**design/flow/run.sh**
```bash
#!/bin/bash
# the make line also repeats each setting of config.mk as NAME=value (left out here)
make -C /OpenROAD-flow-scripts/flow DESIGN_CONFIG=/design/flow/config.mk WORK_HOME=/design/flow/orfs CLKGATE_MAP_FILE= finish
```
**design/flow/config.mk**
```make
export PLATFORM = sky130hd
export DESIGN_NAME = Core
export DESIGN_NICKNAME = Core
export VERILOG_FILES = /design/flow/design.v
export SDC_FILE = /design/flow/constraint.sdc
export NUM_CORES = 4
export LEC_CHECK = 0
export CAP_MARGIN = 20
export CORE_MARGIN = 2
export CORE_UTILIZATION = 70
export SETUP_SLACK_MARGIN = 0.95
export SLEW_MARGIN = 20
```
**design/flow/constraint.sdc**
```tcl
create_clock -name core_clock -period 7.0 [get_ports {clk}]
set_input_delay 1.4000 -clock core_clock [delete_from_list [all_inputs] [get_ports {clk}]]
set_output_delay 1.4000 -clock core_clock [all_outputs]
set_load 0.01 [all_outputs]
```
**design/flow/design.v**
```verilog
`timescale 1ns / 1ps
module reg_file(
	input clk,
	input write_en,
	input [3:0] wrData,
	input [15:0] DataIn,
	input [3:0] rdDataA,
	input [3:0] rdDataB,
	output reg [15:0] A,
	output reg [15:0] B);
	reg [15:0] reg1,  reg2,  reg3,  reg4;
   reg [15:0] reg5,  reg6,  reg7,  reg8;
   reg [15:0] reg9,  reg10, reg11, reg12;
   reg [15:0] reg13, reg14, reg15;
	always@(*)
	begin
		case (rdDataA)
		 0 : A = 0;
		 1 : A = reg1;
		 2 : A = reg2;
		 3 : A = reg3;
		 4 : A = reg4;
		 5 : A = reg5;
		 6 : A = reg6;
		 7 : A = reg7;
		 8 : A = reg8;
		 9 : A = reg9;
		 10 : A = reg10;
		 11 : A = reg11;
		 12 : A = reg12;
		 13 : A = reg13;
		 14 : A = reg14;
		 15 : A = reg15;
		endcase
		case (rdDataB)
		 0 : B = 0;
		 1 : B = reg1;
		 2 : B = reg2;
		 3 : B = reg3;
		 4 : B = reg4;
		 5 : B = reg5;
		 6 : B = reg6;
		 7 : B = reg7;
		 8 : B = reg8;
		 9 : B = reg9;
		 10 : B = reg10;
		 11 : B = reg11;
		 12 : B = reg12;
		 13 : B = reg13;
		 14 : B = reg14;
		 15 : B = reg15;
		endcase	
	end
	always@(posedge clk)
	begin
	   if (write_en)
			case (wrData)
				0 : begin end
				1 : reg1 <= DataIn;
				2 : reg2 <= DataIn;
				3 : reg3 <= DataIn;
				4 : reg4 <= DataIn;
				5 : reg5 <= DataIn;
				6 : reg6 <= DataIn;
				7 : reg7 <= DataIn;
				8 : reg8 <= DataIn;
				9 : reg9 <= DataIn;
			  10 : reg10 <= DataIn;
			  11 : reg11 <= DataIn;
			  12 : reg12 <= DataIn;
			  13 : reg13 <= DataIn;
			  14 : reg14 <= DataIn;
			  15 : reg15 <= DataIn;
			endcase
	end
endmodule
`timescale 1ns / 1ps
module Core(
	input             clk,
	input             rst,                        
	input      [15:0] mem_to_core_data,           
	output reg [15:0] core_to_mem_data,           
	output reg [23:0] core_to_mem_address,        
	output reg        core_to_mem_write_enable);  
	parameter ADD  = 4'b0000;
	parameter ADDI = 4'b0001;
	parameter SUB  = 4'b0010;
	parameter LW   = 4'b0011;
	parameter SW   = 4'b0100;
	parameter LUI  = 4'b0101;
	parameter CMP  = 4'b0110;
	parameter BR   = 4'b0111;
	parameter JMP  = 4'b1000;
	parameter SLL  = 4'b1001;
	parameter SLR  = 4'b1010;
	parameter AND  = 4'b1011;
	parameter NAND = 4'b1100;
	parameter OR   = 4'b1101;
	parameter NOT  = 4'b1110;
	parameter LLI  = 4'b1111;
	parameter FETCH   = 3'b000;
	parameter DECODE  = 3'b001;
	parameter EXECUTE = 3'b010;
	parameter LOAD1   = 3'b011;
	parameter LOAD2   = 3'b100;
	parameter STORE   = 3'b101;
	parameter BRANCH  = 3'b110;
	parameter JUMP    = 3'b111;
	reg        zero;                   
	reg        negative;               
	reg        addr_ext;               
	reg [2:0]  core_state;             
	reg [23:0] pc;                     
	reg [3:0]  opcode;
	reg [3:0]  offset;
	reg [3:0]  dest_index;
	reg [3:0]  branch_index;
	reg [7:0]  immediate;
	reg [15:0] reg_data1;
	reg [15:0] reg_data2;
	reg         write_enable;
	reg  [3:0]  read_index1;
	reg  [3:0]  read_index2;
	reg  [3:0]  write_index;
	reg  [15:0] write_data;
	wire [15:0] read_data1;
	wire [15:0] read_data2;
	reg_file _reg_file(
	 .clk      (clk), 
	 .rdDataA  (read_index1),
	 .rdDataB  (read_index2),
	 .write_en (write_enable),
	 .DataIn   (write_data),
	 .wrData   (write_index),
	 .A		  (read_data1),
	 .B		  (read_data2));
	always@(*)
	begin
	 read_index1  = 0;
	 read_index2  = 0;
	 write_data   = 0;
	 write_enable = 0;
	 write_index  = 0;
	 core_to_mem_address      = 0;
	 core_to_mem_data         = 0;
	 core_to_mem_write_enable = 0;
	 case (core_state)
	  FETCH:   core_to_mem_address = pc;
	  DECODE:  begin 
				   read_index1 = mem_to_core_data[11:8];  
				   read_index2 = mem_to_core_data[7:4];   
			     end
	  EXECUTE: begin 
	            write_index  = dest_index;
				   write_enable = 1;
				   if      (opcode == ADD)
				    write_data = reg_data1 + reg_data2;
				   else if (opcode == ADDI)
				    write_data = reg_data1 + immediate;
				   else if (opcode == SUB)
				    write_data = reg_data2 - reg_data1;						 
				   else if (opcode == SLL)
				    write_data = reg_data1 << offset;
				   else if (opcode == SLR)
				    write_data = reg_data1 >> offset;
				   else if (opcode == AND)
				    write_data = reg_data1 & reg_data2;
				   else if (opcode == NAND)
				    write_data = ~(reg_data1 & reg_data2);
				   else if (opcode == OR)
				    write_data = reg_data1 | reg_data2;
				   else if (opcode == NOT)
				    write_data = ~reg_data1;
				   else if (opcode == LUI)
				    write_data = {immediate, reg_data1[7:0]};
				   else if (opcode == LLI)
				    write_data = {reg_data1[15:8], immediate};
				   else if (opcode == CMP)
				    write_enable = 0;
				  end
	  LOAD1:   begin
					if (addr_ext == 0)
				    core_to_mem_address = pc;
					else
					 core_to_mem_address = {immediate, mem_to_core_data};
				  end
	  LOAD2:   begin
				   write_enable = 1;
				   write_index  = dest_index;
				   write_data   = mem_to_core_data;
				  end
	  STORE:   begin
					if (addr_ext == 0)
					 core_to_mem_address = pc;
					else
					 begin
					  core_to_mem_address      = {immediate,mem_to_core_data};
					  core_to_mem_data         = reg_data1;
				     core_to_mem_write_enable = 1;
					 end
				  end
	  BRANCH: begin 
					if (addr_ext == 0)
				    core_to_mem_address = pc;
					else
					 core_to_mem_address = core_to_mem_address;
				 end
	  JUMP:   begin 
			      if (addr_ext == 0)
				    core_to_mem_address = pc;
					else
					 core_to_mem_address = core_to_mem_address;
				 end
	 endcase
	end
	always@(posedge clk)
	 begin	
	 if (rst)
	  begin
	   core_state <= FETCH;
	   pc         <= 24'h3c8c;
	   addr_ext   <= 0;
	  end
	 else
	 case (core_state)
	  FETCH:   begin 
			      core_state <= DECODE;
			      pc         <= pc + 1'b1;
			     end
	  DECODE:  begin
				   opcode        = mem_to_core_data[15:12];
				   immediate    <= mem_to_core_data[7:0];
				   offset       <= mem_to_core_data[3:0];
				   reg_data1    <= read_data1;
				   reg_data2    <= read_data2;
					branch_index <= mem_to_core_data[11:8];
				   if (opcode == LW || opcode == LUI || opcode == LLI || opcode == ADDI)
				    dest_index <= mem_to_core_data[11:8];
				   else
				    dest_index <= mem_to_core_data[7:4];
				   if (opcode == ADD  ||
				       opcode == ADDI ||
				       opcode == SUB  ||
				       opcode == CMP  ||
				       opcode == SLL  ||
				       opcode == SLR  ||
				       opcode == AND  ||
				       opcode == NAND ||
				       opcode == OR   ||
				       opcode == LUI  ||
				       opcode == LLI  ||
				       opcode == NOT)
				    core_state <= EXECUTE;
				   else if (opcode == LW)
				    core_state <= LOAD1;
				   else if (opcode == SW)
				    core_state <= STORE;
				   else if (opcode == BR)
				    core_state <= BRANCH;
				   else if (opcode == JMP)
				    core_state <= JUMP;
				  end
	  EXECUTE: begin 
				   if (opcode == CMP) 
				    begin
					  zero <= reg_data1 == reg_data2;
					  if (reg_data1 < reg_data2)
					   negative <= 1;	
					  else
					   negative <= 0;
				    end
				   core_state <= FETCH;
				  end
	  LOAD1:   begin
				   if (addr_ext == 1)
				    begin 
				     core_state <= LOAD2;
			        addr_ext   <= 0;
				    end
				   else
				    addr_ext <= 1;
				  end
	  LOAD2:   begin
	            core_state <= FETCH;
					pc         <= pc + 1'b1;
	           end
	  STORE:   begin
				   if (addr_ext == 1)
					 begin
				     core_state <= FETCH;
					  pc         <= pc + 1'b1;
					  addr_ext   <= 0;
					 end
				   else
				    addr_ext <= 1;
				  end
	  BRANCH:  begin
					if (addr_ext == 1)
				    begin 
				     if      (branch_index == 4'b0000)  
				      if (zero)
				       pc <= {immediate, mem_to_core_data};
				      else
				       pc <= pc + 1'b1; 
				     else if (branch_index == 4'b0001)  
				      if (!zero)
				       pc <= {immediate, mem_to_core_data};	
				      else
				       pc <= pc + 1'b1; 					  
				     else if (branch_index == 4'b0010)  
				      if (negative)
				       pc <= {immediate, mem_to_core_data};	
				      else
				       pc <= pc + 1'b1;
				     else if (branch_index == 4'b0011)  
				      if (zero || negative)
				       pc <= {immediate, mem_to_core_data};	
				      else
				       pc <= pc + 1'b1;					  
				     else if (branch_index == 4'b0100)  
				      if (!negative && !zero)
				       pc <= {immediate, mem_to_core_data}; 
				      else
				       pc <= pc + 1'b1;
				     else if (branch_index == 4'b0101)  
				      if (!negative || zero)
				       pc <= {immediate, mem_to_core_data};
				      else
				       pc <= pc + 1'b1;  
				     core_state <= FETCH;
				     addr_ext   <= 0;
				    end
				   else
				    addr_ext <= 1;
				  end
	  JUMP:    begin
				   if (addr_ext == 1)
				    begin 
			        pc <= {immediate, mem_to_core_data};
				     core_state <= FETCH;
			        addr_ext <= 0;
				    end
				   else
				    addr_ext <= 1;
				  end	
	  endcase
	 end
endmodule
```
==> results of run 1 <==
[routing by layer]
metal | up-vias | global-route usage [%] | wire length, um
met1 | 9597 | 63.8 | 25800
met5 | - | 0.641 | 119
met3 | 821 | 23.6 | 15500
li1 | 8242 | - | -
met2 | 2451 | 78.8 | 35100
met4 | 8 | 40.1 | 9190
[through the flow]
stage	total power, mW	worst slack (ns)	area, um^2	utilization, %
floorplan	2.72	3.15	21300	-
CTS	4.70	2.10	23300	78.1
global placement	2.94	2.21	22200	74.4
global route	4.85	1.88	23300	78.2
detailed placement	2.96	2.21	22200	74.4
finish	4.78	2.02	23300	78.2
[area by class of cell]
| type | count | area [um^2] |
|---|---|---|
| clock buffer | 41 | 907 |
| multi-input combinational | 1560 | 10900 |
| tap | 390 | 488 |
| fill | 1849 | 6510 |
| clock inverter | 17 | 198 |
| inverter | 63 | 236 |
| timing repair buffer | 127 | 1100 |
| sequential | 327 | 9490 |
==> out/results.tsv, run 1 <==
stage	metric	value	unit
run_status	outcome	complete, no violations	
power_and_ir_drop	pwr dens	205	nW/um^2
min_path	HP Class	reg2reg	
route	DR DRC count	0	
die	Die Ht	178	um
cells_and_area	Final Non-Filler Cells	2525	
logic_synthesis	Synth mux share	5.21	%
clock_tree	Setup Fix Bufs, Post-CTS	0	
sta	fmax	0.201	GHz
logic_synthesis	Post-synth ARST share	0	%
run	Log Warnings	61	
sta	fin crit share	71.1	%
logic_synthesis	largest cells by area after synthesis	edfxtp_1 (42%), ha_1 (3.4%), o21ai_0 (3.2%)	
power_and_ir_drop	Biggest consumer	sequential cells	
critical_path	reg2reg start	reg_data1[8]	
grt	first-pass GRT wire length	125	mm
placement	Routability Congestion	1.11	
critical_path	RR Endpoint	_reg_file.reg4[15]	
critical_path	critical path depth in cells	7	
clock_tree	Sink Count	327	
critical_path	CP dominant cell by count	nand2_1	
power_and_ir_drop	Clk power	1.81	mW
sta	Final setup violation count	0	
logic_synthesis	Mapped Nets	2195	
critical_path	critical path class	reg2out	
clock_tree	CTS clk-pin slew, worst paths	0.07	ns
route	final WL	85.7	mm
sta	Final min period	4.98	ns
sta	Rel. slew slack	16.8	%
min_path	Endpoint, Worst Hold	pc[9]	
clock_tree	H-tree depth	1	
die	# rows	63	
critical_path	endpoint class of the critical path	primary output	
cells_and_area	Final nets	2189	
sta	Fin Setup TNS	0	ns
clock_tree	Root Driver	clkbuf_16	
sta	RSZ-0062 raised after global routing	false	
logic_synthesis	yosys simple share	17.7	%
die	IO Pins	59	
clock_tree	TritonCTS buffer count	31	
route	WL/cell	33.9	um
logic_synthesis	Seq/Total Area, Yosys	44.6	%
route	DRT antenna net count	0	
route	Initial DRT Pass Iterations	20	
min_path	hold path cells	2	
grt	pin count of the biggest net entering global routing	52	
die	Die Area	31800	um^2
grt	vias in the first global route	19700	
critical_path	worst path buffer plus inverter count	1	
clock_tree	CTS Hold Bufs	0	
route	ANT cells	0	
logic_synthesis	EDFF count, synth	294	
logic_synthesis	Yosys chip area	21300	um^2
clock_tree	Late-Pin Clk Latency	0.59	ns
critical_path	CP startpoint	core_state[2]	
run	max_cap viols	0	
sta	Slew @ Worst Pin	1.24	ns
clock_tree	Max clock buf depth	3	
critical_path	register-to-register setup slack	2.05	ns
critical_path	CP required	5.60	ns
logic_synthesis	number of synthesis warnings	2	
critical_path	worst r2r path cells	10	
sta	final tally of hold violations	0	
placement	number of buffers added on ports	58	
sta	skew final	0.0134	ns
logic_synthesis	Synth flops	327	
logic_synthesis	AO/OA Area Share	21.9	%
route	Via Count	21100	
logic_synthesis	Synth top area share	41.5	%
critical_path	worst-path fanout max	22	
logic_synthesis	cell count in the Yosys report	2116	
logic_synthesis	Mean Syn Cell Area	10.0	um^2
die	fp util	71.3	%
critical_path	CP Cell Sequence	or2_2 > nor3_1 > nand2_1 > nand2_1 > o21ai_0 > a21oi_1 > clkdlybuf4s50_1	
critical_path	arrival time at the worst endpoint	3.58	ns
route	DR iter-0 viols	5173	
clock_tree	Resize count post-CTS	0	
critical_path	Critical Path End	core_to_mem_address[15]	
power_and_ir_drop	Power Sequential	2.24	mW
logic_synthesis	Unique cell types	84	
cells_and_area	Area Growth Syn to Fin	9.55	%
logic_synthesis	XOR-XNOR Cells, Area Fraction	2.27	%
power_and_ir_drop	Seq pwr share	46.8	%
grt	GRT Residual Overflow	0	
logic_synthesis	most used flip-flop cell	edfxtp_1	
placement	# placed instances	2467	
placement	DP HPWL	56.6	mm
logic_synthesis	main logic family after synthesis	AND-OR/OR-AND gates	
grt	total track usage	54.3	%
power_and_ir_drop	clock power share	37.8	%
power_and_ir_drop	Sw Ratio	27.7	%
power_and_ir_drop	Comb group	734	uW
power_and_ir_drop	Static Leakage	7.83	nW
logic_synthesis	post-synthesis cell count	2116	
logic_synthesis	top post-synthesis cells by count	edfxtp_1 (294), nor2_1 (166), nand2_1 (159), o21ai_0 (135), a21oi_1 (105)	
sta	Final Hold Slack	0.556	ns
grt	initial antenna violation count	1	
sta	max-slew violation count	0	
critical_path	Crit-path slowest cell	clkdlybuf4s50_1	
power_and_ir_drop	NetSw	1.32	mW
min_path	HP Start	pc[9]	
logic_synthesis	post-synthesis adder-cell area fraction	3.70	%
logic_synthesis	most common cell in the netlist	edfxtp_1	
power_and_ir_drop	combinational share of power	15.3	%
power_and_ir_drop	maximum vdd drop	0.247	mV
critical_path	Setup crit start kind	flop	
die	Core Footprint	29800	um^2
logic_synthesis	mapped cell area	21300	um^2
clock_tree	CTS tree	yes	
critical_path	max incr delay on CP	0.57	ns
logic_synthesis	cell type with the largest total area	edfxtp_1	
route	vias per cell	8.36	
critical_path	cell family with most CP delay	simple AND/OR/NAND/NOR gates	
power_and_ir_drop	P_int	3.46	mW
die	Die W	178	um
==> run 2, diff against run 1 <==
Settings changed: ABC_AREA set to 0, CAP_MARGIN 20 to 5, CELL_PAD_IN_SITES_DETAIL_PLACEMENT set to 0, CORE_ASPECT_RATIO set to 1.59, CORE_UTILIZATION 70 to 68, CTS_CLUSTER_SIZE set to 37, GPL_TIMING_DRIVEN set to 1, MIN_ROUTING_LAYER set to met1, SETUP_SLACK_MARGIN 0.95 to 0.18.
Clock period 7.0 ns to 3.37 ns, I/O delays scaled along.
==> run 2 against run 1 <==
- the flow now stops in global routing
- die size increased by 3.0%
- synthesized cell count stayed put
- synthesized area unchanged
==> out/results.tsv, run 2 <==
stage	metric	value	unit
clock_tree	CTS Hold Bufs	0	
clock_tree	H-tree depth	1	
clock_tree	TritonCTS buffer count	30	
logic_synthesis	Seq/Total Area, Yosys	44.6	%
clock_tree	Root Driver	clkbuf_16	
die	# rows	81	
clock_tree	Sink Count	327	
logic_synthesis	AO/OA Area Share	21.9	%
run_status	Failed at	global routing	
placement	Routability Congestion	1.19	
die	Core Footprint	30800	um^2
logic_synthesis	mapped cell area	21300	um^2
logic_synthesis	most common cell in the netlist	edfxtp_1	
placement	pre-CTS WS	-0.285	ns
logic_synthesis	XOR-XNOR Cells, Area Fraction	2.27	%
die	IO Pins	59	
logic_synthesis	Post-synth ARST share	0	%
run_status	first error	[ERROR GRT-0116] Global routing finished with congestion. Check the congestion regions in the DRC Viewer.	
logic_synthesis	top post-synthesis cells by count	edfxtp_1 (294), nor2_1 (166), nand2_1 (159), o21ai_0 (135), a21oi_1 (105)	
clock_tree	Max clock buf depth	3	
logic_synthesis	EDFF count, synth	294	
logic_synthesis	Unique cell types	84	
logic_synthesis	cell type with the largest total area	edfxtp_1	
placement	DP HPWL	65.0	mm
logic_synthesis	number of synthesis warnings	2	
logic_synthesis	largest cells by area after synthesis	edfxtp_1 (42%), ha_1 (3.4%), o21ai_0 (3.2%)	
die	fp util	69.0	%
run_status	outcome	did not finish	
logic_synthesis	Synth flops	327	
logic_synthesis	Mean Syn Cell Area	10.0	um^2
logic_synthesis	cell count in the Yosys report	2116	
logic_synthesis	most used flip-flop cell	edfxtp_1	
logic_synthesis	post-synthesis cell count	2116	
logic_synthesis	Mapped Nets	2195	
logic_synthesis	post-synthesis adder-cell area fraction	3.70	%
placement	number of buffers added on ports	58	
die	Die Area	32700	um^2
logic_synthesis	main logic family after synthesis	AND-OR/OR-AND gates	
grt	GRT Residual Overflow	1	
grt	total track usage	61.7	%
logic_synthesis	Synth top area share	41.5	%
logic_synthesis	yosys simple share	17.7	%
die	Die W	144	um
logic_synthesis	Yosys chip area	21300	um^2
logic_synthesis	Synth mux share	5.21	%
die	Die Ht	227	um
-- run 2: metal layers --
metal,GRT overflow,GRT usage (%)
met1,0,66.2
met2,1,84.5
met3,0,34.4
met4,0,58.4
met5,0,0.464
-- run 2: stage by stage --
stage | cell area, um^2 | TNS (ns) | instances | power [mW]
after CTS | 24800 | 0 | 2723 | 9.72
after global placement | 23700 | -4.19 | 2670 | 6.30
after floorplan | 21300 | 0 | 2116 | 5.64
after detailed placement | 23700 | -6.27 | 2670 | 6.34
-- run 2: timing repair --
| action | CTS |
|---|---|
| setup endpoints to repair | 95 |
| gates resized | 50 |
| setup buffers | 1 |
| pin swaps | 2 |
==> run 3, diff against run 2 <==
Settings changed: ABC_AREA 0 to unset, CELL_PAD_IN_SITES_DETAIL_PLACEMENT 0 to unset, CORE_ASPECT_RATIO 1.59 to 1.82, CORE_UTILIZATION 68 to 72, CTS_CLUSTER_SIZE 37 to unset, GPL_TIMING_DRIVEN 1 to unset, MAX_ROUTING_LAYER set to met4, MIN_ROUTING_LAYER met1 to unset, SETUP_SLACK_MARGIN 0.18 to -0.08.
Clock period 3.37 ns to 5.64 ns, I/O delays scaled along.
==> run 3 against run 2 <==
- the run again fails in global routing
- synthesized cell count did not move
- synthesized area did not move
- die size decreased by 5.4%
==> out/results.tsv, run 3 <==
stage	metric	value	unit
die	Die W	131	um
logic_synthesis	cell count in the Yosys report	2116	
logic_synthesis	number of synthesis warnings	2	
placement	placed inst area	22300	um^2
run_status	outcome	did not finish	
placement	Routability Congestion	1.18	
logic_synthesis	Mapped Nets	2195	
logic_synthesis	cell type with the largest total area	edfxtp_1	
logic_synthesis	most used flip-flop cell	edfxtp_1	
clock_tree	Max clock buf depth	3	
clock_tree	Setup Fix Bufs, Post-CTS	0	
placement	number of buffers added on ports	58	
grt	GRT Residual Overflow	1	
placement	DP HPWL	61.4	mm
die	Die Ht	236	um
run_status	Failed at	global routing	
placement	pre-CTS WS	1.35	ns
logic_synthesis	Mean Syn Cell Area	10.0	um^2
logic_synthesis	Synth top area share	41.5	%
clock_tree	TritonCTS buffer count	28	
logic_synthesis	Synth mux share	5.21	%
die	fp util	73.3	%
die	IO Pins	59	
logic_synthesis	top post-synthesis cells by count	edfxtp_1 (294), nor2_1 (166), nand2_1 (159), o21ai_0 (135), a21oi_1 (105)	
logic_synthesis	most common cell in the netlist	edfxtp_1	
logic_synthesis	Unique cell types	84	
clock_tree	Root Driver	clkbuf_16	
logic_synthesis	AO/OA Area Share	21.9	%
clock_tree	CTS Hold Bufs	0	
run_status	first error	[ERROR GRT-0116] Global routing finished with congestion. Check the congestion regions in the DRC Viewer.	
clock_tree	Sink Count	327	
clock_tree	H-tree depth	1	
die	# rows	84	
logic_synthesis	Post-synth ARST share	0	%
logic_synthesis	XOR-XNOR Cells, Area Fraction	2.27	%
logic_synthesis	largest cells by area after synthesis	edfxtp_1 (42%), ha_1 (3.4%), o21ai_0 (3.2%)	
logic_synthesis	yosys simple share	17.7	%
grt	total track usage	62.0	%
logic_synthesis	Synth flops	327	
logic_synthesis	mapped cell area	21300	um^2
logic_synthesis	post-synthesis cell count	2116	
die	Die Area	31000	um^2
logic_synthesis	main logic family after synthesis	AND-OR/OR-AND gates	
logic_synthesis	Yosys chip area	21300	um^2
die	Core Footprint	29000	um^2
logic_synthesis	Seq/Total Area, Yosys	44.6	%
logic_synthesis	post-synthesis adder-cell area fraction	3.70	%
logic_synthesis	EDFF count, synth	294	
clock_tree	Resize count post-CTS	0	
run 3: layer usage:
layer  track usage, %  overflow
met5                -         -
met1             60.2         0
met2             86.9         0
met3             29.4         0
met4             64.4         1
run 3: metrics by stage:
stage               hold WS, ns  cells
floorplan                 0.495   2116
global placement          0.522   2484
detailed placement        0.544   2484
CTS                       0.554   2536
==> run 4, diff against run 3 <==
Settings changed: ABC_AREA set to 1, CAP_MARGIN 5 to 20, CORE_ASPECT_RATIO 1.82 to unset, CORE_UTILIZATION 72 to 68, CTS_CLUSTER_SIZE set to 97, MAX_ROUTING_LAYER met4 to unset, PLACE_DENSITY set to 0.37, SETUP_SLACK_MARGIN -0.08 to unset.
Clock period 5.64 ns to 3.15 ns, I/O delays scaled along.
==> run 4 against run 3 <==
- now fails the layout checks on negative setup slack
- synthesized area rose by 6.3%
- die size is 12% higher
- synthesized cell count is 44% higher
==> out/results.tsv, run 4 <==
stage	metric	value	unit
power_and_ir_drop	Static Leakage	11.5	nW
critical_path	CP required	3.38	ns
critical_path	reg2reg start	core_state[5]	
route	Initial DRT Pass Iterations	16	
critical_path	Crit-path slowest cell	nor2_2	
grt	initial antenna violation count	5	
min_path	HP Start	pc[3]	
sta	PnR worst setup slack	-0.0301	ns
placement	number of buffers added on ports	58	
power_and_ir_drop	Biggest consumer	sequential cells	
critical_path	critical path class	reg2reg	
sta	final tally of hold violations	0	
power_and_ir_drop	Power Total	10.8	mW
power_and_ir_drop	Clk power	3.99	mW
critical_path	Setup crit start kind	flop	
logic_synthesis	top post-synthesis cells by count	nand2_1 (754), inv_1 (409), o21ai_0 (301), edfxtp_1 (294), a21oi_1 (235)	
clock_tree	TritonCTS buffer count	35	
min_path	hold path cells	2	
route	WL/cell	25.8	um
clock_tree	H-tree depth	2	
logic_synthesis	cell type with the largest total area	edfxtp_1	
critical_path	worst path buffer plus inverter count	3	
power_and_ir_drop	Sw Ratio	29.5	%
clock_tree	CTS Hold Bufs	0	
sta	fin crit share	101	%
clock_tree	CTS tree	yes	
logic_synthesis	Seq/Total Area, Yosys	42.0	%
power_and_ir_drop	Power Sequential	4.94	mW
logic_synthesis	XOR-XNOR Cells, Area Fraction	0.969	%
sta	skew final	0.0224	ns
logic_synthesis	Mapped Nets	3123	
grt	pin count of the biggest net entering global routing	64	
sta	max-slew violation count	0	
logic_synthesis	Synth mux share	0.0443	%
clock_tree	Max clock buf depth	3	
route	DR DRC count	0	
critical_path	CP dominant cell by count	nor2_2	
sta	Final setup violation count	10	
critical_path	RR Endpoint	_reg_file.reg3[6]	
placement	Routability Congestion	1.18	
clock_tree	Root Driver	clkbuf_16	
power_and_ir_drop	clock power share	37.0	%
die	Die W	186	um
clock_tree	Late-Pin Clk Latency	0.55	ns
logic_synthesis	largest cells by area after synthesis	edfxtp_1 (39%), nand2_1 (13%), inv_1 (6.8%)	
logic_synthesis	post-synthesis cell count	3044	
logic_synthesis	Mean Syn Cell Area	7.42	um^2
sta	Final Hold Slack	0.535	ns
logic_synthesis	Post-synth ARST share	0	%
critical_path	max incr delay on CP	0.49	ns
logic_synthesis	post-synthesis adder-cell area fraction	3.48	%
critical_path	critical path depth in cells	11	
min_path	Endpoint, Worst Hold	pc[3]	
logic_synthesis	Synth flops	327	
critical_path	cell family with most CP delay	simple AND/OR/NAND/NOR gates	
power_and_ir_drop	pwr dens	414	nW/um^2
die	Core Footprint	32600	um^2
die	# rows	66	
die	Die Ht	186	um
route	Via Count	25800	
critical_path	register-to-register setup slack	-0.03	ns
logic_synthesis	EDFF count, synth	294	
logic_synthesis	most common cell in the netlist	nand2_1	
logic_synthesis	most used flip-flop cell	edfxtp_1	
power_and_ir_drop	combinational share of power	17.2	%
logic_synthesis	Synth top area share	39.1	%
power_and_ir_drop	NetSw	3.18	mW
sta	Final min period	3.18	ns
die	fp util	69.3	%
logic_synthesis	AO/OA Area Share	20.4	%
die	IO Pins	59	
critical_path	worst r2r path cells	11	
run_status	SO Viols	negative setup slack	
placement	pre-CTS WS	0.0305	ns
logic_synthesis	mapped cell area	22600	um^2
logic_synthesis	cell count in the Yosys report	3044	
critical_path	worst-path fanout max	12	
logic_synthesis	yosys simple share	23.6	%
sta	Slew @ Worst Pin	0.898	ns
run	max_cap viols	0	
logic_synthesis	number of synthesis warnings	2	
run	Log Warnings	61	
placement	DP HPWL	65.8	mm
logic_synthesis	Yosys chip area	22600	um^2
critical_path	CP Cell Sequence	nor2_2 > inv_1 > nor2_2 > nand2_1 > buf_4 > nor2_2 > nand2_1 > nand2_1 > nand4_1 > nor2_2 > buf_12	
cells_and_area	Final nets	3284	
power_and_ir_drop	P_int	7.61	mW
min_path	HP Class	reg2reg	
run_status	outcome	failed layout checks	
route	vias per cell	7.01	
grt	GRT Residual Overflow	0	
route	DRT antenna net count	0	
power_and_ir_drop	maximum vdd drop	0.667	mV
clock_tree	Sink Count	327	
clock_tree	CTS clk-pin slew, worst paths	0.07	ns
grt	first-pass GRT wire length	140	mm
route	DR iter-0 viols	5087	
grt	vias in the first global route	23800	
grt	total track usage	54.5	%
die	Die Area	34700	um^2
logic_synthesis	Unique cell types	51	
cells_and_area	Area Growth Syn to Fin	15.2	%
critical_path	endpoint class of the critical path	flop	
critical_path	Critical Path End	_reg_file.reg3[6]	
critical_path	arrival time at the worst endpoint	3.41	ns
power_and_ir_drop	Comb group	1.85	mW
route	final WL	95.0	mm
cells_and_area	Final Util	79.8	%
sta	Rel. slew slack	40.1	%
sta	fmax	0.314	GHz
power_and_ir_drop	Seq pwr share	45.8	%
critical_path	CP startpoint	core_state[5]	
logic_synthesis	main logic family after synthesis	simple AND/OR/NAND/NOR gates	
==> run 4: area by class of cell <==
cell class              count  area, um^2
multi-input cells        2157       11100
flip-flops and latches    327        9490
fillers                  2248        6580
repair buffers            245        2150
inverters                 437        1650
clock buffers              43         937
well taps                 442         553
clock inverters            19         138
repair inverters            2        15.0
diodes                      5        12.5
==> run 4: through the flow <==
step,instances,cell area (um^2),TNS [ns]
detailed placement,3595,24700,0
CTS,3665,25900,0
floorplan,3044,22600,0
global route,3672,26000,-0.623
finish,3677,26000,-0.231
global placement,3594,24700,-0.00244
==> run 4: timing repair <==
item	in CTS	in global routing
gates cloned	2	1
resized	39	38
pin swaps	1	3
setup buffers	6	6
endpoints found under the setup margin	40	187
==> run 4: metal layers <==
metal / track usage [%] / vias up / wire, um
li1: - / 10800 / -
met1: 64.4 / 11400 / 29700
met2: 79.5 / 2677 / 38500
met3: 22.6 / 923 / 16500
met4: 40.8 / 4 / 10200
met5: 0 / - / 31
==> run 5, diff against run 4 <==
Settings changed: ABC_AREA 1 to 0, CORE_UTILIZATION 68 to 52, CTS_CLUSTER_SIZE 97 to unset, PLACE_DENSITY 0.37 to unset, SETUP_SLACK_MARGIN set to 0.84.
Clock period 3.15 ns to 3.75 ns, I/O delays scaled along.
==> run 5 against run 4 <==
- now clean on timing, DRC and antenna
- sequential share of layout area decreased by 1.7 points
- die size increased by 22%
- sequential cell count unchanged
- non-clock buffer count increased by 138
- synthesized area decreased by 5.9%
- final cell count decreased by 20%
- critical path depth decreased by 2
- sequential power decreased by 16%
- worst hold slack improved by 0.037 ns
- combinational power about the same
- clock power decreased by 12%
- design area increased by 4.9%
- critical path type is now reg2out
- largest cell class unchanged
==> out/results.tsv, run 5 <==
stage	metric	value	unit
critical_path	CP Cell Sequence	or2_4 > nor3_4 > nand2_2 > nand2_4 > buf_6 > buf_8 > o21ai_0 > a21oi_1 > buf_2	
critical_path	CP startpoint	core_state[2]	
grt	total track usage	45.8	%
power_and_ir_drop	Comb group	1.87	mW
placement	Routability Congestion	1.11	
logic_synthesis	cell type with the largest total area	edfxtp_1	
min_path	HP Start	pc[9]	
logic_synthesis	Seq/Total Area, Yosys	44.6	%
clock_tree	CTS tree	yes	
clock_tree	Late-Pin Clk Latency	0.57	ns
logic_synthesis	top post-synthesis cells by count	edfxtp_1 (294), nor2_1 (166), nand2_1 (159), o21ai_0 (135), a21oi_1 (105)	
critical_path	worst r2r path cells	13	
die	Die W	206	um
critical_path	critical path class	reg2out	
run	Log Warnings	62	
route	final WL	99.2	mm
logic_synthesis	mapped cell area	21300	um^2
critical_path	worst path buffer plus inverter count	3	
sta	max-slew violation count	0	
grt	GRT Residual Overflow	0	
logic_synthesis	Synth mux share	5.21	%
grt	initial antenna violation count	5	
clock_tree	CTS Hold Bufs	0	
min_path	Endpoint, Worst Hold	pc[9]	
critical_path	RR Endpoint	_reg_file.reg12[10]	
power_and_ir_drop	Power Sequential	4.16	mW
route	Initial DRT Pass Iterations	10	
placement	number of buffers added on ports	58	
route	DR DRC count	0	
critical_path	Critical Path End	core_to_mem_address[14]	
grt	pin count of the biggest net entering global routing	52	
logic_synthesis	AO/OA Area Share	21.9	%
sta	fin crit share	83.1	%
sta	RSZ-0062 raised after global routing	true	
logic_synthesis	most used flip-flop cell	edfxtp_1	
power_and_ir_drop	Seq pwr share	43.5	%
logic_synthesis	Yosys chip area	21300	um^2
critical_path	critical path depth in cells	9	
critical_path	endpoint class of the critical path	primary output	
sta	Slew @ Worst Pin	1.28	ns
power_and_ir_drop	Sw Ratio	29.1	%
grt	vias in the first global route	20000	
logic_synthesis	Synth flops	327	
run_status	outcome	complete, no violations	
run	max_cap viols	0	
power_and_ir_drop	Power Total	9.57	mW
critical_path	arrival time at the worst endpoint	2.37	ns
power_and_ir_drop	Static Leakage	9.69	nW
power_and_ir_drop	P_int	6.79	mW
logic_synthesis	Synth top area share	41.5	%
sta	skew final	0.0331	ns
power_and_ir_drop	Clk power	3.53	mW
clock_tree	Sink Count	327	
power_and_ir_drop	pwr dens	350	nW/um^2
clock_tree	Max clock buf depth	3	
logic_synthesis	largest cells by area after synthesis	edfxtp_1 (42%), ha_1 (3.4%), o21ai_0 (3.2%)	
logic_synthesis	EDFF count, synth	294	
critical_path	max incr delay on CP	0.34	ns
route	DR iter-0 viols	3473	
die	IO Pins	59	
power_and_ir_drop	clock power share	36.9	%
power_and_ir_drop	combinational share of power	19.6	%
critical_path	Crit-path slowest cell	dfxtp_2	
die	# rows	74	
sta	Final setup violation count	0	
logic_synthesis	cell count in the Yosys report	2116	
cells_and_area	Final Non-Filler Cells	2937	
logic_synthesis	XOR-XNOR Cells, Area Fraction	2.27	%
sta	Rel. slew slack	14.0	%
power_and_ir_drop	maximum vdd drop	0.471	mV
sta	Final min period	3.12	ns
min_path	hold path cells	2	
die	Die Area	42500	um^2
critical_path	worst-path fanout max	7	
power_and_ir_drop	NetSw	2.78	mW
critical_path	CP required	3.00	ns
critical_path	register-to-register setup slack	0.70	ns
logic_synthesis	post-synthesis adder-cell area fraction	3.70	%
die	fp util	52.4	%
sta	fmax	0.321	GHz
die	Die Ht	206	um
min_path	HP Class	reg2reg	
route	vias per cell	7.32	
route	DRT antenna net count	0	
logic_synthesis	number of synthesis warnings	2	
cells_and_area	Area Growth Syn to Fin	28.5	%
placement	placed inst area	23500	um^2
logic_synthesis	Mean Syn Cell Area	10.0	um^2
sta	Final Hold Slack	0.572	ns
clock_tree	CTS clk-pin slew, worst paths	0.06	ns
cells_and_area	Final Cell Area	27300	um^2
placement	DP HPWL	65.7	mm
critical_path	cell family with most CP delay	simple AND/OR/NAND/NOR gates	
logic_synthesis	Unique cell types	84	
logic_synthesis	Mapped Nets	2195	
logic_synthesis	yosys simple share	17.7	%
route	Via Count	21500	
clock_tree	Root Driver	clkbuf_16	
logic_synthesis	main logic family after synthesis	AND-OR/OR-AND gates	
critical_path	reg2reg start	reg_data1[0]	
sta	Fin Setup TNS	0	ns
cells_and_area	Final nets	2456	
power_and_ir_drop	Biggest consumer	sequential cells	
logic_synthesis	most common cell in the netlist	edfxtp_1	
logic_synthesis	Post-synth ARST share	0	%
grt	first-pass GRT wire length	139	mm
sta	final tally of hold violations	0	
placement	# placed instances	2744	
critical_path	Setup crit start kind	flop	
logic_synthesis	post-synthesis cell count	2116	
route	WL/cell	33.8	um
clock_tree	TritonCTS buffer count	37	
die	Core Footprint	40600	um^2
clock_tree	H-tree depth	2	
-- run 5: metrics by stage --
step / util, % / worst slack [ns]
5_1_grt: 67.3 / 0.580
2_1_floorplan: - / 0.802
6_report: 67.3 / 0.633
3_3_place_gp: 57.9 / 0.212
3_5_place_dp: 57.9 / 0.261
4_1_cts: 64.1 / 0.618
-- run 5: layout make-up --
| type | instances | area, um^2 |
|---|---|---|
| Antenna cell | 2 | 5.00 |
| Clock buffer | 42 | 955 |
| Clock inverter | 23 | 209 |
| Timing Repair Buffer | 383 | 3520 |
| Sequential cell | 327 | 9500 |
| Fill cell | 3108 | 13200 |
| Multi-Input combinational cell | 1565 | 12200 |
| Inverter | 63 | 239 |
| Tap cell | 532 | 666 |
-- run 5: per-layer routing --
layer  track usage [%]  share of wire, %
met2              69.8                43
met1              56.3                34
met3              12.8                13
met5                 0             0.013
met4              31.8               9.2
-- run 5: timing repair --
action,CTS,global route
endpoints found under the hold margin,0,0
setup buffers,64,48
endpoints found under the setup margin,311,295
gates cloned,9,5
gates resized,352,177
pin swaps,66,90
==> run 6, diff against run 5 <==
Settings changed: ABC_AREA 0 to 1, CAP_MARGIN 20 to 35, CELL_PAD_IN_SITES_GLOBAL_PLACEMENT set to 3, CORE_ASPECT_RATIO set to 1.9, CORE_UTILIZATION 52 to 46, SETUP_SLACK_MARGIN 0.84 to 0.98, SLEW_MARGIN 20 to 30, TNS_END_PERCENT set to 100.
Clock period 3.75 ns to 3.99 ns, I/O delays scaled along.
==> run 6 against run 5 <==
- die size grew 20%
- the run now fails in global placement without I/O
- synthesized area grew 6.3%
- synthesized cell count grew 44%
==> out/results.tsv, run 6 <==
stage	metric	value	unit
run_status	outcome	did not finish	
run_status	Failed at	global placement without I/O	
run_status	first error	[ERROR GPL-0301] Utilization 107.555 % exceeds 100%.	
logic_synthesis	yosys simple share	23.6	%
logic_synthesis	Synth mux share	0.0443	%
logic_synthesis	Unique cell types	51	
logic_synthesis	Mean Syn Cell Area	7.42	um^2
logic_synthesis	Post-synth ARST share	0	%
logic_synthesis	most used flip-flop cell	edfxtp_1	
logic_synthesis	post-synthesis adder-cell area fraction	3.48	%
logic_synthesis	post-synthesis cell count	3044	
logic_synthesis	Yosys chip area	22600	um^2
die	Die Ht	310	um
logic_synthesis	Synth top area share	39.1	%
logic_synthesis	top post-synthesis cells by count	nand2_1 (754), inv_1 (409), o21ai_0 (301), edfxtp_1 (294), a21oi_1 (235)	
logic_synthesis	XOR-XNOR Cells, Area Fraction	0.969	%
logic_synthesis	cell count in the Yosys report	3044	
logic_synthesis	AO/OA Area Share	20.4	%
logic_synthesis	cell type with the largest total area	edfxtp_1	
die	Core Footprint	48800	um^2
die	# rows	112	
logic_synthesis	EDFF count, synth	294	
die	Die Area	51000	um^2
logic_synthesis	Synth flops	327	
logic_synthesis	largest cells by area after synthesis	edfxtp_1 (39%), nand2_1 (13%), inv_1 (6.8%)	
logic_synthesis	most common cell in the netlist	nand2_1	
die	Die W	165	um
logic_synthesis	main logic family after synthesis	simple AND/OR/NAND/NOR gates	
logic_synthesis	mapped cell area	22600	um^2
logic_synthesis	Seq/Total Area, Yosys	42.0	%
logic_synthesis	number of synthesis warnings	2	
logic_synthesis	Mapped Nets	3123	
die	fp util	46.3	%
==> run 7, diff against run 6 <==
Settings changed: CAP_MARGIN 35 to 10, CELL_PAD_IN_SITES_DETAIL_PLACEMENT set to 2, CELL_PAD_IN_SITES_GLOBAL_PLACEMENT 3 to unset, CORE_ASPECT_RATIO 1.9 to unset, CORE_UTILIZATION 46 to 59, CTS_CLUSTER_SIZE set to 61, GPL_TIMING_DRIVEN set to 0, MAX_ROUTING_LAYER set to met4, MIN_ROUTING_LAYER set to met1, PLACE_DENSITY_LB_ADDON set to 0.24, SETUP_SLACK_MARGIN 0.98 to unset, SLEW_MARGIN 30 to 10, TNS_END_PERCENT 100 to unset.
Clock period 3.99 ns to 4.34 ns, I/O delays scaled along.
==> run 7 against run 6 <==
- the flow stops in detailed placement
- synthesized area stayed put
- synthesized cell count stayed put
- die size is 22% lower
==> out/results.tsv, run 7 <==
stage	metric	value	unit
run_status	outcome	did not finish	
run_status	Failed at	detailed placement	
run_status	first error	[ERROR DPL-0033] detailed placement checks failed during check placement.	
logic_synthesis	Mean Syn Cell Area	7.42	um^2
logic_synthesis	Seq/Total Area, Yosys	42.0	%
logic_synthesis	Synth top area share	39.1	%
logic_synthesis	Post-synth ARST share	0	%
die	fp util	60.0	%
logic_synthesis	most used flip-flop cell	edfxtp_1	
logic_synthesis	Synth mux share	0.0443	%
die	Core Footprint	37700	um^2
logic_synthesis	Mapped Nets	3123	
logic_synthesis	AO/OA Area Share	20.4	%
placement	number of buffers added on ports	58	
logic_synthesis	mapped cell area	22600	um^2
logic_synthesis	most common cell in the netlist	nand2_1	
logic_synthesis	XOR-XNOR Cells, Area Fraction	0.969	%
logic_synthesis	yosys simple share	23.6	%
die	Die Area	39900	um^2
logic_synthesis	post-synthesis cell count	3044	
logic_synthesis	main logic family after synthesis	simple AND/OR/NAND/NOR gates	
die	Die W	200	um
logic_synthesis	Yosys chip area	22600	um^2
placement	Routability Congestion	1.13	
logic_synthesis	top post-synthesis cells by count	nand2_1 (754), inv_1 (409), o21ai_0 (301), edfxtp_1 (294), a21oi_1 (235)	
die	IO Pins	59	
logic_synthesis	cell type with the largest total area	edfxtp_1	
die	Die Ht	200	um
logic_synthesis	post-synthesis adder-cell area fraction	3.48	%
logic_synthesis	cell count in the Yosys report	3044	
logic_synthesis	number of synthesis warnings	2	
die	# rows	71	
logic_synthesis	largest cells by area after synthesis	edfxtp_1 (39%), nand2_1 (13%), inv_1 (6.8%)	
logic_synthesis	Unique cell types	51	
logic_synthesis	EDFF count, synth	294	
logic_synthesis	Synth flops	327	
-- run 7: through the flow --
stage	instance area (um^2)	setup WS (ns)	setup TNS, ns	std cells
floorplan	22600	0.906	0	3044
global placement	23800	-0.618	-26.69	3613
==> run 8, diff against run 7 <==
Settings changed: ABC_AREA 1 to unset, CAP_MARGIN 10 to 20, CELL_PAD_IN_SITES_DETAIL_PLACEMENT 2 to unset, CORE_UTILIZATION 59 to 56, CTS_CLUSTER_SIZE 61 to unset, GPL_TIMING_DRIVEN 0 to unset, MAX_ROUTING_LAYER met4 to unset, MIN_ROUTING_LAYER met1 to unset, PLACE_DENSITY_LB_ADDON 0.24 to unset, SETUP_SLACK_MARGIN set to 0.87, SLEW_MARGIN 10 to 20.
Clock period 4.34 ns to 3.04 ns, I/O delays scaled along.
==> run 8 against run 7 <==
- now fails the layout checks on negative setup slack
- die size decreased by 0.87%
- synthesized area decreased by 5.9%
- synthesized cell count decreased by 30%
==> out/results.tsv, run 8 <==
stage	metric	value	unit
route	DR iter-0 viols	4929	
cells_and_area	Final Cell Area	29500	um^2
power_and_ir_drop	Comb group	2.70	mW
grt	first-pass GRT wire length	143	mm
logic_synthesis	Synth mux share	5.21	%
critical_path	Crit-path slowest cell	edfxtp_1	
power_and_ir_drop	Power Sequential	5.14	mW
logic_synthesis	yosys simple share	17.7	%
clock_tree	Late-Pin Clk Latency	0.58	ns
die	Core Footprint	37500	um^2
logic_synthesis	most used flip-flop cell	edfxtp_1	
sta	fin crit share	109	%
placement	DP HPWL	68.1	mm
die	Die Ht	199	um
critical_path	critical path class	reg2reg	
power_and_ir_drop	pwr dens	422	nW/um^2
logic_synthesis	Unique cell types	84	
critical_path	Setup crit start kind	flop	
clock_tree	Root Driver	clkbuf_16	
critical_path	worst path buffer plus inverter count	4	
clock_tree	CTS clk-pin slew, worst paths	0.06	ns
power_and_ir_drop	clock power share	37.1	%
route	Initial DRT Pass Iterations	14	
logic_synthesis	largest cells by area after synthesis	edfxtp_1 (42%), ha_1 (3.4%), o21ai_0 (3.2%)	
route	final WL	107	mm
critical_path	register-to-register setup slack	-0.26	ns
cells_and_area	Final Non-Filler Cells	3103	
critical_path	CP Cell Sequence	inv_2 > ha_4 > buf_8 > nor2b_4 > o21a_1 > nor4_4 > buf_4 > a31oi_4 > mux2_4 > nor4_4 > buf_12 > o21ai_4	
sta	max-slew violation count	0	
run	Log Warnings	64	
critical_path	critical path depth in cells	12	
logic_synthesis	Synth flops	327	
power_and_ir_drop	Sw Ratio	29.4	%
critical_path	RR Endpoint	_reg_file.reg8[15]	
clock_tree	Max clock buf depth	3	
grt	initial antenna violation count	5	
logic_synthesis	number of synthesis warnings	2	
critical_path	cell family with most CP delay	flip-flops	
placement	Routability Congestion	1.12	
power_and_ir_drop	Static Leakage	10.9	nW
sta	Final setup violation count	95	
logic_synthesis	Mapped Nets	2195	
power_and_ir_drop	Seq pwr share	41.3	%
cells_and_area	Area Growth Syn to Fin	38.8	%
critical_path	CP required	3.30	ns
critical_path	Critical Path End	_reg_file.reg8[15]	
sta	PnR worst setup slack	-0.261	ns
sta	fmax	0.303	GHz
logic_synthesis	cell type with the largest total area	edfxtp_1	
power_and_ir_drop	P_int	8.79	mW
cells_and_area	filler cell count	2232	
route	vias per cell	7.67	
min_path	hold path cells	1	
route	DRT antenna net count	0	
critical_path	reg2reg start	reg_data2[9]	
placement	# placed instances	2868	
route	Via Count	23800	
clock_tree	CTS Hold Bufs	0	
logic_synthesis	main logic family after synthesis	AND-OR/OR-AND gates	
logic_synthesis	AO/OA Area Share	21.9	%
logic_synthesis	mapped cell area	21300	um^2
placement	placed inst area	25000	um^2
sta	Final min period	3.30	ns
sta	skew final	0.0305	ns
logic_synthesis	XOR-XNOR Cells, Area Fraction	2.27	%
cells_and_area	Final nets	2642	
power_and_ir_drop	combinational share of power	21.7	%
die	Die W	199	um
die	fp util	56.7	%
logic_synthesis	post-synthesis cell count	2116	
route	DR DRC count	0	
power_and_ir_drop	NetSw	3.66	mW
min_path	HP Class	reg2reg	
run_status	outcome	failed layout checks	
power_and_ir_drop	Biggest consumer	sequential cells	
sta	RSZ-0062 raised after global routing	true	
die	IO Pins	59	
sta	Rel. slew slack	25.5	%
grt	GRT Residual Overflow	0	
critical_path	worst r2r path cells	12	
logic_synthesis	Synth top area share	41.5	%
grt	total track usage	50.2	%
min_path	HP Start	_reg_file.reg6[12]	
grt	pin count of the biggest net entering global routing	35	
logic_synthesis	Yosys chip area	21300	um^2
power_and_ir_drop	Clk power	4.62	mW
cells_and_area	area of the multi-input gates	12600	um^2
logic_synthesis	post-synthesis adder-cell area fraction	3.70	%
logic_synthesis	EDFF count, synth	294	
logic_synthesis	most common cell in the netlist	edfxtp_1	
sta	final tally of hold violations	0	
power_and_ir_drop	Power Total	12.5	mW
logic_synthesis	Mean Syn Cell Area	10.0	um^2
critical_path	max incr delay on CP	0.76	ns
die	# rows	71	
logic_synthesis	top post-synthesis cells by count	edfxtp_1 (294), nor2_1 (166), nand2_1 (159), o21ai_0 (135), a21oi_1 (105)	
run_status	SO Viols	negative setup slack	
power_and_ir_drop	maximum vdd drop	0.643	mV
logic_synthesis	Seq/Total Area, Yosys	44.6	%
clock_tree	H-tree depth	2	
route	WL/cell	34.4	um
sta	Fin Setup TNS	-8.61	ns
grt	vias in the first global route	21600	
clock_tree	TritonCTS buffer count	35	
clock_tree	CTS tree	yes	
run	max_cap viols	0	
cells_and_area	register area	9500	um^2
clock_tree	Sink Count	327	
critical_path	CP dominant cell by count	nor4_4	
critical_path	arrival time at the worst endpoint	3.56	ns
die	Die Area	39500	um^2
logic_synthesis	Post-synth ARST share	0	%
logic_synthesis	cell count in the Yosys report	2116	
min_path	Endpoint, Worst Hold	reg_data2[12]	
critical_path	CP startpoint	reg_data2[9]	
sta	Slew @ Worst Pin	1.11	ns
critical_path	endpoint class of the critical path	flop	
critical_path	worst-path fanout max	8	
placement	number of buffers added on ports	58	
==> run 8: final cells by class <==
type / count / area share (%)
multi-input combinational: 1563 / 42.9
sequential: 327 / 32.2
timing repair buffer: 573 / 17.8
clock buffer: 40 / 3.03
tap: 511 / 2.17
clock inverter: 24 / 1.03
inverter: 63 / 0.853
antenna: 2 / 0.0170
==> run 8: layer usage <==
layer / track usage [%] / routed length [um] / vias to the layer above
li1: - / - / 9182
met1: 59.4 / 33300 / 11000
met2: 75.3 / 43800 / 2662
met3: 15.9 / 17500 / 975
met4: 40.4 / 12200 / 2
met5: 0.255 / 9 / -
==> run 8: per-stage QoR <==
step | setup slack, ns | utilization, % | hold slack [ns]
after floorplan | 0.162 | - | 0.495
after global placement | -0.486 | 66.6 | 0.536
after detailed placement | -0.440 | 66.6 | 0.551
after CTS | -0.0458 | 73.5 | 0.559
after global routing | -0.253 | 78.7 | 0.603
final | -0.261 | 78.7 | 0.586
==> run 8: repair_timing <==
action | 4_1_cts | 5_1_grt
gates resized | 371 | 221
endpoints found under the setup margin | 579 | 581
setup buffers | 61 | 99
pin swaps | 88 | 116
gates cloned | 5 | 4
==> run 9, diff against run 8 <==
Settings changed: CORE_UTILIZATION 56 to 70, SETUP_SLACK_MARGIN 0.87 to 0.1.
Clock period 3.04 ns to 3.05 ns, I/O delays scaled along.
==> run 9 against run 8 <==
- the flow now stops in global routing
- synthesized cell count is the same
- synthesized area did not move
- die size decreased by 20%
==> out/results.tsv, run 9 <==
stage	metric	value	unit
grt	GRT Residual Overflow	101	
logic_synthesis	XOR-XNOR Cells, Area Fraction	2.27	%
clock_tree	Max clock buf depth	3	
die	Core Footprint	29800	um^2
placement	pre-CTS WS	-0.276	ns
clock_tree	Sink Count	327	
logic_synthesis	Synth mux share	5.21	%
logic_synthesis	Post-synth ARST share	0	%
die	Die Ht	178	um
logic_synthesis	Mapped Nets	2195	
logic_synthesis	Synth flops	327	
logic_synthesis	top post-synthesis cells by count	edfxtp_1 (294), nor2_1 (166), nand2_1 (159), o21ai_0 (135), a21oi_1 (105)	
logic_synthesis	Seq/Total Area, Yosys	44.6	%
logic_synthesis	cell count in the Yosys report	2116	
run_status	first error	[ERROR GRT-0232] Routing congestion too high. Check the congestion heatmap in the GUI.	
logic_synthesis	largest cells by area after synthesis	edfxtp_1 (42%), ha_1 (3.4%), o21ai_0 (3.2%)	
logic_synthesis	main logic family after synthesis	AND-OR/OR-AND gates	
run_status	outcome	did not finish	
grt	total track usage	77.0	%
logic_synthesis	Synth top area share	41.5	%
placement	number of buffers added on ports	58	
logic_synthesis	yosys simple share	17.7	%
logic_synthesis	Yosys chip area	21300	um^2
logic_synthesis	number of synthesis warnings	2	
logic_synthesis	Unique cell types	84	
clock_tree	Root Driver	clkbuf_16	
clock_tree	TritonCTS buffer count	34	
placement	DP HPWL	62.5	mm
clock_tree	H-tree depth	2	
die	fp util	71.3	%
die	IO Pins	59	
logic_synthesis	AO/OA Area Share	21.9	%
logic_synthesis	most common cell in the netlist	edfxtp_1	
logic_synthesis	post-synthesis cell count	2116	
logic_synthesis	mapped cell area	21300	um^2
logic_synthesis	EDFF count, synth	294	
logic_synthesis	cell type with the largest total area	edfxtp_1	
run_status	Failed at	global routing	
logic_synthesis	post-synthesis adder-cell area fraction	3.70	%
logic_synthesis	most used flip-flop cell	edfxtp_1	
die	# rows	63	
die	Die Area	31800	um^2
placement	Routability Congestion	1.21	
logic_synthesis	Mean Syn Cell Area	10.0	um^2
die	Die W	178	um
==> run 9: per-layer routing <==
metal	global-route usage, %	GRT overflow
met5	26.6	0
met1	79.9	3
met3	61.8	5
met4	72.7	41
met2	92.3	52
==> run 9: through the flow <==
step	cell area (um^2)	instances	hold slack [ns]	power [mW]
2_1_floorplan	21300	2116	0.495	6.24
3_3_place_gp	24200	2701	0.529	7.00
4_1_cts	26000	2798	0.552	11.3
3_5_place_dp	24200	2701	0.543	7.06
==> run 9: repair_timing <==
item | 4_1_cts
endpoints found under the setup margin | 250
pin swaps | 43
hold buffers | 0
buffers inserted | 31
gates cloned | 5
gates resized | 180
==> run 10, diff against run 9 <==
Settings changed: ABC_AREA set to 1, CAP_MARGIN 20 to 35, CELL_PAD_IN_SITES_GLOBAL_PLACEMENT set to 3, CORE_UTILIZATION 70 to 25, SETUP_SLACK_MARGIN 0.1 to 0.98, SLEW_MARGIN 20 to 30, TNS_END_PERCENT set to 25.
Clock period 3.05 ns to 3.99 ns, I/O delays scaled along.
==> run 10 against run 9 <==
- now clean on timing, DRC and antenna
- synthesized cell count is 44% higher
- die size went up to 2.9 times the previous value
- synthesized area is 6.3% higher
==> out/results.tsv, run 10 <==
stage	metric	value	unit
run_status	outcome	complete, no violations	
power_and_ir_drop	Biggest consumer	sequential cells	
logic_synthesis	AO/OA Area Share	20.4	%
clock_tree	Max clock buf depth	3	
grt	pin count of the biggest net entering global routing	64	
clock_tree	Sink Count	327	
min_path	HP Class	reg2reg	
sta	final tally of hold violations	0	
route	DR iter-0 viols	1942	
critical_path	Crit-path slowest cell	dfxtp_2	
sta	PnR worst setup slack	0.816	ns
placement	placed inst area	25600	um^2
logic_synthesis	post-synthesis adder-cell area fraction	3.48	%
route	Initial DRT Pass Iterations	5	
logic_synthesis	most used flip-flop cell	edfxtp_1	
route	final WL	129	mm
logic_synthesis	Synth top area share	39.1	%
logic_synthesis	mapped cell area	22600	um^2
sta	Rel. slew slack	47.3	%
min_path	Endpoint, Worst Hold	core_state[3]	
cells_and_area	Final Non-Filler Cells	4488	
critical_path	RR Endpoint	reg_data2[12]	
placement	number of buffers added on ports	58	
logic_synthesis	Synth mux share	0.0443	%
route	vias per cell	5.29	
logic_synthesis	top post-synthesis cells by count	nand2_1 (754), inv_1 (409), o21ai_0 (301), edfxtp_1 (294), a21oi_1 (235)	
power_and_ir_drop	Clk power	3.86	mW
clock_tree	Late-Pin Clk Latency	0.61	ns
logic_synthesis	EDFF count, synth	294	
logic_synthesis	XOR-XNOR Cells, Area Fraction	0.969	%
critical_path	CP Cell Sequence	nor2_4 > inv_2 > buf_4 > buf_4 > buf_6 > bufbuf_16 > o21ai_0 > o21ai_4 > buf_2	
sta	fmax	0.315	GHz
sta	skew final	0.0497	ns
logic_synthesis	yosys simple share	23.6	%
clock_tree	CTS Hold Bufs	0	
placement	DP HPWL	94.2	mm
die	# rows	110	
critical_path	CP startpoint	core_state[5]	
critical_path	worst-path fanout max	12	
sta	Final setup violation count	0	
logic_synthesis	Post-synth ARST share	0	%
run	Log Warnings	61	
die	fp util	25.2	%
critical_path	CP required	3.19	ns
clock_tree	Root Driver	clkbuf_16	
route	DR DRC count	0	
route	DRT antenna net count	0	
logic_synthesis	Synth flops	327	
sta	Final min period	3.17	ns
power_and_ir_drop	pwr dens	333	nW/um^2
clock_tree	TritonCTS buffer count	44	
power_and_ir_drop	Comb group	1.73	mW
grt	total track usage	27.1	%
cells_and_area	filler cell count	9729	
die	IO Pins	59	
critical_path	worst r2r path cells	15	
power_and_ir_drop	P_int	6.60	mW
sta	Slew @ Worst Pin	0.789	ns
clock_tree	CTS clk-pin slew, worst paths	0.07	ns
cells_and_area	Final nets	3359	
power_and_ir_drop	NetSw	2.89	mW
placement	Routability Congestion	0.918	
critical_path	cell family with most CP delay	buffers and inverters	
power_and_ir_drop	Sw Ratio	30.5	%
critical_path	arrival time at the worst endpoint	2.38	ns
logic_synthesis	main logic family after synthesis	simple AND/OR/NAND/NOR gates	
logic_synthesis	most common cell in the netlist	nand2_1	
logic_synthesis	number of synthesis warnings	2	
critical_path	reg2reg start	core_state[5]	
grt	initial antenna violation count	4	
die	Core Footprint	89700	um^2
critical_path	critical path class	reg2out	
route	WL/cell	28.8	um
power_and_ir_drop	Power Sequential	3.89	mW
critical_path	Setup crit start kind	flop	
route	Via Count	23800	
power_and_ir_drop	maximum vdd drop	0.328	mV
min_path	HP Start	core_state[4]	
route	ANT cells	0	
placement	# placed instances	4326	
critical_path	critical path depth in cells	9	
die	Die Area	92800	um^2
die	Die W	305	um
critical_path	CP dominant cell by count	buf_4	
critical_path	Critical Path End	core_to_mem_address[3]	
critical_path	endpoint class of the critical path	primary output	
logic_synthesis	Mapped Nets	3123	
min_path	hold path cells	2	
logic_synthesis	Unique cell types	51	
logic_synthesis	Mean Syn Cell Area	7.42	um^2
grt	vias in the first global route	23200	
placement	pre-CTS WS	0.00294	ns
grt	GRT Residual Overflow	0	
clock_tree	CTS tree	yes	
run	max_cap viols	0	
cells_and_area	Area Growth Syn to Fin	26.2	%
sta	fin crit share	79.5	%
critical_path	worst path buffer plus inverter count	6	
power_and_ir_drop	Seq pwr share	41.0	%
grt	first-pass GRT wire length	180	mm
die	Die Ht	305	um
clock_tree	H-tree depth	2	
logic_synthesis	cell count in the Yosys report	3044	
logic_synthesis	largest cells by area after synthesis	edfxtp_1 (39%), nand2_1 (13%), inv_1 (6.8%)	
sta	max-slew violation count	0	
logic_synthesis	cell type with the largest total area	edfxtp_1	
power_and_ir_drop	clock power share	40.7	%
logic_synthesis	Seq/Total Area, Yosys	42.0	%
cells_and_area	Final Cell Area	28500	um^2
critical_path	register-to-register setup slack	0.82	ns
power_and_ir_drop	Static Leakage	11.9	nW
logic_synthesis	Yosys chip area	22600	um^2
sta	Fin Setup TNS	0	ns
critical_path	max incr delay on CP	0.35	ns
power_and_ir_drop	combinational share of power	18.3	%
logic_synthesis	post-synthesis cell count	3044	
sta	RSZ-0062 raised after global routing	true	
[run 10: layout make-up]
type	instances	area, um^2	area share [%]
clock buffers	61	1180	4.16
clock inverters	17	178	0.623
inverters	437	1670	5.87
multi-input cells	2157	11700	41.0
flip-flops and latches	327	9500	33.3
well taps	1176	1470	5.16
repair buffers	312	2810	9.84
repair inverters	1	5.00	0.0176
[run 10: timing repair]
action	CTS	global route
setup endpoints to repair	308	437
resized	331	100
gates cloned	7	2
setup buffers	58	17
pin swaps	21	27
[run 10: metal layers]
| layer | wire, um | vias to the layer above | global-route usage (%) |
|---|---|---|---|
| li1 | - | 10900 | - |
| met1 | 56800 | 11700 | 36.0 |
| met2 | 60800 | 851 | 45.8 |
| met3 | 6340 | 222 | 2.84 |
| met4 | 5020 | 6 | 9.06 |
| met5 | 41 | - | 0 |
[run 10: stage by stage]
stage / total power [mW] / hold WS, ns / util (%)
after detailed placement: 5.48 / 0.475 / 28.5
final: 9.49 / 0.535 / 31.8
after CTS: 9.50 / 0.532 / 31.2
after global placement: 5.49 / 0.493 / 28.5
after global routing: 9.83 / 0.566 / 31.8
after floorplan: 4.74 / 0.454 / -
==> run 11, diff against run 10 <==
Settings changed: CAP_MARGIN 35 to 20, CELL_PAD_IN_SITES_GLOBAL_PLACEMENT 3 to unset, CORE_UTILIZATION 25 to 72, CTS_CLUSTER_DIAMETER set to 341, CTS_CLUSTER_SIZE set to 97, PLACE_DENSITY set to 0.37, SETUP_SLACK_MARGIN 0.98 to 0.43, SLEW_MARGIN 30 to 20, TNS_END_PERCENT 25 to unset.
Clock period 3.99 ns to 3.15 ns, I/O delays scaled along.
==> run 11 against run 10 <==
- synthesized cell count unchanged
- synthesized area unchanged
- die size down 65%
- the run now fails in global routing
==> out/results.tsv, run 11 <==
stage	metric	value	unit
run_status	outcome	did not finish	
run_status	Failed at	global routing	
run_status	first error	[ERROR GRT-0232] Routing congestion too high. Check the congestion heatmap in the GUI.	
clock_tree	H-tree depth	1	
clock_tree	CTS Hold Bufs	0	
clock_tree	Root Driver	clkbuf_16	
logic_synthesis	Synth flops	327	
die	Die W	181	um
logic_synthesis	Unique cell types	51	
logic_synthesis	AO/OA Area Share	20.4	%
logic_synthesis	top post-synthesis cells by count	nand2_1 (754), inv_1 (409), o21ai_0 (301), edfxtp_1 (294), a21oi_1 (235)	
die	IO Pins	59	
die	Core Footprint	30700	um^2
logic_synthesis	Synth mux share	0.0443	%
placement	number of buffers added on ports	58	
logic_synthesis	post-synthesis adder-cell area fraction	3.48	%
grt	GRT Residual Overflow	95	
logic_synthesis	Yosys chip area	22600	um^2
logic_synthesis	largest cells by area after synthesis	edfxtp_1 (39%), nand2_1 (13%), inv_1 (6.8%)	
clock_tree	Sink Count	327	
logic_synthesis	Mapped Nets	3123	
logic_synthesis	Mean Syn Cell Area	7.42	um^2
logic_synthesis	Synth top area share	39.1	%
logic_synthesis	cell type with the largest total area	edfxtp_1	
logic_synthesis	yosys simple share	23.6	%
placement	Routability Congestion	1.23	
placement	DP HPWL	64.2	mm
placement	# placed instances	3534	
grt	total track usage	75.7	%
die	Die Area	32800	um^2
die	Die Ht	181	um
clock_tree	Max clock buf depth	3	
die	fp util	73.5	%
die	# rows	64	
logic_synthesis	cell count in the Yosys report	3044	
logic_synthesis	XOR-XNOR Cells, Area Fraction	0.969	%
logic_synthesis	post-synthesis cell count	3044	
logic_synthesis	Post-synth ARST share	0	%
logic_synthesis	main logic family after synthesis	simple AND/OR/NAND/NOR gates	
logic_synthesis	number of synthesis warnings	2	
logic_synthesis	mapped cell area	22600	um^2
logic_synthesis	Seq/Total Area, Yosys	42.0	%
clock_tree	TritonCTS buffer count	7	
placement	placed inst area	24400	um^2
placement	pre-CTS WS	-0.230	ns
logic_synthesis	EDFF count, synth	294	
logic_synthesis	most used flip-flop cell	edfxtp_1	
logic_synthesis	most common cell in the netlist	nand2_1	
run 11: metal layers:
| layer | overflow | global-route usage, % |
|---|---|---|
| met1 | 0 | 77.1 |
| met2 | 36 | 91.9 |
| met3 | 2 | 59.4 |
| met4 | 56 | 74.1 |
| met5 | 1 | 30.4 |
run 11: what timing repair did:
| item | in CTS |
|---|---|
| setup buffers | 49 |
| cloned | 7 |
| gates resized | 286 |
| pin swaps | 27 |
| setup endpoints to repair | 275 |
run 11: per-stage QoR:
step	hold WS, ns	power [mW]
CTS	0.500	8.30
detailed placement	0.481	6.67
global placement	0.481	6.62
floorplan	0.454	6.00
Power and IR drop assume default switching activity.
